==> fjord <==
## cpu_8b
module cpu_8b(
    input wire clk,
    input wire rst,
    output wire halt,
    output wire mem_we,
    output wire [7:0] mem_addr,
    output wire [7:0] mem_wdata,
    input wire [7:0] mem_rdata
);
    wire [7:0] mem_d_i;
    wire [7:0] mem_d_o;
    assign mem_wdata = mem_d_i;
    assign mem_d_o = mem_rdata;
    wire [2:0] alu_opcode;
    wire [7:0] alu_a;
    wire [7:0] alu_b;
    wire a_we;
    wire [7:0] a_reg_i;
    wire [7:0] a_reg_o;
    wire b_we;
    wire [7:0] b_reg_i;
    wire [7:0] b_reg_o;
    wire alu_we;
    wire [7:0] alu_res_next;
    wire [7:0] alu_res;
    wire zf_we;
    wire zf_next;
    wire zf;
    wire ir_we;
    wire [7:0] instr;
    wire [2:0] next_state;
    wire [2:0] state;
    wire pc_we;
    wire [7:0] pc_next;
    wire [7:0] pc;
    wire alu_sel_a;
    wire alu_sel_b;
    wire a_sel;
    wire b_sel;
    wire mem_sel;
    wire [7:0] offset_addr;
    wire addr_sel;
    wire [7:0] addr_offset_zext;
    wire [3:0] addr_offset;
    wire [3:0] pc_offset;
    wire [7:0] pc_offset_zext;
    wire [7:0] inc_pc;
    wire [7:0] new_pc;
    wire pc_sel;
    wire [7:0] jmp_reg_val;
    wire pc_jmp_sel;
    control_unit cpu_control(
        .instr(instr),
        .state(state),
        .zf(zf),
        .reset(rst),
        .next_state(next_state),
        .pc_we(pc_we),
        .pc_sel(pc_sel),
        .pc_jmp_sel(pc_jmp_sel),
        .pc_offset(pc_offset),
        .addr_sel(addr_sel),
        .addr_offset(addr_offset),
        .mem_sel(mem_sel),
        .mem_we(mem_we),
        .alu_opcode(alu_opcode),
        .alu_sel_a(alu_sel_a),
        .alu_sel_b(alu_sel_b),
        .alu_we(alu_we),
        .zf_we(zf_we),
        .ir_we(ir_we),
        .a_sel(a_sel),
        .a_we(a_we),
        .b_sel(b_sel),
        .b_we(b_we),
        .halt(halt)
    );
    alu alu_unit(
        .opcode(alu_opcode),
        .a(alu_a),
        .b(alu_b),
        .y(alu_res_next),
        .zf(zf_next)
    );
    register #(.WIDTH(8)) a_register(
        .clk(clk),
        .rst(rst),
        .we(a_we),
        .d(a_reg_i),
        .q(a_reg_o)
    );
    register #(.WIDTH(8)) b_register(
        .clk(clk),
        .rst(rst),
        .we(b_we),
        .d(b_reg_i),
        .q(b_reg_o)
    );
    register #(.WIDTH(8)) alu_register(
        .clk(clk),
        .rst(rst),
        .we(alu_we),
  ...
==> flow/config.mk <==
export PLATFORM = sky130hd
export DESIGN_NAME = cpu_8b
export DESIGN_NICKNAME = cpu_8b
export VERILOG_FILES = /design/flow/design.v
export SDC_FILE = /design/flow/constraint.sdc
export NUM_CORES = 4
export LEC_CHECK = 0
export CAP_MARGIN = 20
export CORE_MARGIN = 2
export CORE_UTILIZATION = 72
export PLACE_DENSITY_LB_ADDON = 0.28
export SETUP_SLACK_MARGIN = 0.11
export SLEW_MARGIN = 20
==> flow/constraint.sdc <==
create_clock -name core_clock -period 3.88 [get_ports {clk}]
set_input_delay 0.7760 -clock core_clock [delete_from_list [all_inputs] [get_ports {clk}]]
set_output_delay 0.7760 -clock core_clock [all_outputs]
set_load 0.01 [all_outputs]
run.sh (not shown) runs the stock make flow with config.mk's settings and CLKGATE_MAP_FILE=.
==> zinc: changes against fjord <==
Settings changed: CORE_UTILIZATION 72 to 65, PLACE_DENSITY_LB_ADDON 0.28 to unset, SETUP_SLACK_MARGIN 0.11 to unset.
==> flow/constraint.sdc (replaced) <==
create_clock -name core_clock -period 4.1 [get_ports {clk}]
set_input_delay 0.8200 -clock core_clock [delete_from_list [all_inputs] [get_ports {clk}]]
set_output_delay 0.8200 -clock core_clock [all_outputs]
set_load 0.01 [all_outputs]
==> impl_metrics.toml <==
# implementation run metrics
[placement]
placed_area_mm2 = 0.00436
pre_cts_ws_ns = -0.668
dpl.hpwl_um = 9050
place_inst = 592

[status]
tool.error = "[ERROR GRT-0116] Global routing finished with congestion. Check the congestion regions in the DRC Viewer."
lastStage = "global routing"
status = "aborted with a tool error"

[clock_tree]
cts_setup_buffers = 2

[die]
die_w_um = 75.2

[global_route]
grtUsageMet2_pct = 86.6
grt_remaining_overflow = 1
(the above is from fjord)
==> impl_metrics.toml <==
# synthesis and place-and-route metrics
[status]
status = "finished clean"

[clock_tree]
cts-htree-levels = 2
cts_setup_buffers = 1

[placement]
place_inst = 591
pre_cts_ws_ns = -0.499
placed_area_mm2 = 0.00430
dpl.hpwl_um = 8320

[final_layout]
sh_comb_area_pct = 57.6

[global_route]
grtUsageMet2_pct = 64.9
grt_max_degree = 36
grt_remaining_overflow = 0

[logic_synthesis]
syn_area_mm2 = 0.00365

[worst_setup_path]
cp.required_ns = 4.32

[min_path]
hold_depth = 2
(the above is from zinc)
